// calc_top
module calc_top (
   input              clk,
   input              rst,
   input      [15:0]  data_x,
   input      [1:0]   KEY,
   input      [6:0]   SW,
   output     [7:0]   HEX0,
   output     [7:0]   HEX1,
   output     [7:0]   HEX2,
   output     [7:0]   HEX3,
   output     [7:0]   HEX4,
   output     [7:0]   HEX5,
   output     [1:0]   LEDR
   );
==> flow/config.mk <==
export PLATFORM = sky130hd
export DESIGN_NAME = calc_top
export DESIGN_NICKNAME = calc_top
export VERILOG_FILES = /design/flow/design.v
export SDC_FILE = /design/flow/constraint.sdc
export NUM_CORES = 4
export LEC_CHECK = 0
export CAP_MARGIN = 30
export CORE_ASPECT_RATIO = 1.15
export CORE_MARGIN = 2
export CORE_UTILIZATION = 72
export CTS_CLUSTER_DIAMETER = 183
export PLACE_DENSITY = 0.76
export SETUP_SLACK_MARGIN = 4.96
export SLEW_MARGIN = 20
==> flow/constraint.sdc <==
create_clock -name core_clock -period 17.0 [get_ports {clk}]
set_input_delay 3.4000 -clock core_clock [delete_from_list [all_inputs] [get_ports {clk}]]
set_output_delay 3.4000 -clock core_clock [all_outputs]
set_load 0.01 [all_outputs]
run.sh (not shown) runs the stock make flow with config.mk's settings and CLKGATE_MAP_FILE=.
The first run failed in clock tree synthesis with DPL-0033.
==> next run, changes <==
- ABC_AREA: default -> 0
- CAP_MARGIN: 30 -> 40
- CORE_ASPECT_RATIO: 1.15 -> default
- CORE_UTILIZATION: 72 -> 19
- CTS_CLUSTER_DIAMETER: 183 -> default
- HOLD_SLACK_MARGIN: default -> 0.02
- PLACE_DENSITY: 0.76 -> default
- SETUP_SLACK_MARGIN: 4.96 -> default
- SLEW_MARGIN: 20 -> 5
- clock period: 17.0 -> 20.1 ns (I/O delays scaled with it)
Result:
- The new run ran to the end with violations: setup timing
- die area grows to 3.7 times its value
- area after synthesis does not change
- synthesized cell count stays the same
==> next run, changes <==
- ABC_AREA: 0 -> 1
- CAP_MARGIN: 40 -> 15
- CORE_UTILIZATION: 19 -> 72
- CTS_CLUSTER_DIAMETER: default -> 92
- HOLD_SLACK_MARGIN: 0.02 -> default
- SLEW_MARGIN: 5 -> 20
- clock period: 20.1 -> 20.6 ns (I/O delays scaled with it)
- The new run never finished: it broke off in global routing
- die area came out lower by about 70%
- area after synthesis came out lower by about 4.4%
- synthesized cell count came out higher by about 10%
==> next run, changes <==
- CAP_MARGIN: 15 -> 20
- CORE_UTILIZATION: 72 -> 71
- CTS_CLUSTER_DIAMETER: 92 -> default
- CTS_CLUSTER_SIZE: default -> 13
- PLACE_DENSITY_LB_ADDON: default -> 0.27
- SETUP_SLACK_MARGIN: default -> -0.04
- clock period: 20.6 -> 21.6 ns (I/O delays scaled with it)
Effect: Now the flow reached the layout checks and failed them: setup timing; area after synthesis is unchanged; synthesized cell count stays the same; die size increases by 1.4%.
==> next run, changes <==
- CORE_UTILIZATION: 71 -> 72
- CTS_CLUSTER_SIZE: 13 -> 15
- The new run finished with setup timing left
- combinational power goes up by 5.7%
- non-clock buffer count goes down by 15
- sequential share of layout area stays flat
- utilization goes up by 2.4 points
- die size goes down by 1.4%
- via count goes up by 5.2%
- setup slack loses 1.0 ns

========
Starting RTL as in the previous note.
clock: 17.7 ns
lec_check: 0
cap_margin: 30
cell_pad_in_sites_detail_placement: 2
cell_pad_in_sites_global_placement: 1
core_aspect_ratio: 1.48
core_margin: 8
core_utilization: 53
cts_cluster_diameter: 142
cts_cluster_size: 53
gpl_routability_driven: 0
gpl_timing_driven: 1
min_routing_layer: met2
place_density: 0.76
slew_margin: 0
The starting point failed in detailed placement (3_5_place_dp).
Rerun with:
ABC_AREA = 1   (was not set)
CAP_MARGIN = 15   (was 30)
CELL_PAD_IN_SITES_DETAIL_PLACEMENT = not set   (was 2)
CELL_PAD_IN_SITES_GLOBAL_PLACEMENT = not set   (was 1)
CORE_ASPECT_RATIO = not set   (was 1.48)
CORE_MARGIN = 2   (was 8)
CORE_UTILIZATION = 65   (was 53)
CTS_CLUSTER_DIAMETER = not set   (was 142)
CTS_CLUSTER_SIZE = not set   (was 53)
GPL_ROUTABILITY_DRIVEN = not set   (was 0)
GPL_TIMING_DRIVEN = not set   (was 1)
MIN_ROUTING_LAYER = not set   (was met2)
PLACE_DENSITY = not set   (was 0.76)
SLEW_MARGIN = 20   (was 0)
clock period = 15.9 ns   (was 17.7 ns; I/O delays follow)
Result: The new run reached the layout checks and failed them: setup timing. Synthesized area is lower by 4.4%. Die area is lower by 31%. Synthesized cell count is higher by 11%.

========
Starting RTL as in the previous note.
Settings: LEC_CHECK=0, CAP_MARGIN=30, CELL_PAD_IN_SITES_DETAIL_PLACEMENT=1, CELL_PAD_IN_SITES_GLOBAL_PLACEMENT=3, CORE_MARGIN=8, CORE_UTILIZATION=53, GPL_ROUTABILITY_DRIVEN=0, GPL_TIMING_DRIVEN=0, PLACE_DENSITY=0.76, SLEW_MARGIN=20; clock period 34.5 ns.
The starting point passed the timing, DRC and antenna checks.
Next try:
ABC_AREA = 1   (was default)
CAP_MARGIN = 15   (was 30)
CELL_PAD_IN_SITES_DETAIL_PLACEMENT = default   (was 1)
CELL_PAD_IN_SITES_GLOBAL_PLACEMENT = default   (was 3)
CORE_MARGIN = 2   (was 8)
CORE_UTILIZATION = 70   (was 53)
CTS_CLUSTER_SIZE = 40   (was default)
GPL_ROUTABILITY_DRIVEN = default   (was 0)
GPL_TIMING_DRIVEN = default   (was 0)
PLACE_DENSITY = default   (was 0.76)
SETUP_SLACK_MARGIN = 4.55   (was default)
clock period = 15.9 ns   (was 34.5 ns; I/O delays follow)
The new run ended with an error in global routing.
Die area fell by a quarter to a third.
Area after synthesis fell by a few percent.
Synthesized cell count rose by roughly a tenth.
Next try:
CAP_MARGIN = 20   (was 15)
CORE_UTILIZATION = 68   (was 70)
CTS_CLUSTER_SIZE = default   (was 40)
SETUP_SLACK_MARGIN = -0.04   (was 4.55)
clock period = 21.6 ns   (was 15.9 ns; I/O delays follow)
With this change the flow completed, yet does not pass: negative setup slack.
Synthesized cell count does not change.
Die size came out higher by 2.9%.
Synthesized area stays the same.
Next try:
CAP_MARGIN = 15   (was 20)
SETUP_SLACK_MARGIN = 4.57   (was -0.04)
TNS_END_PERCENT = 5   (was default)
clock period = 15.9 ns   (was 21.6 ns; I/O delays follow)
=>
- The new run completed, yet does not pass: negative setup slack
- non-clock buffer count rises by 33
- cell area rose by 1.3%
- total power rose by 38%
- combinational power is higher by about 40%
- setup slack is worse by 5600 ps
- wire length goes up by 8.6%
- cell count rises by 1.6%
Power and IR drop assume default switching activity.
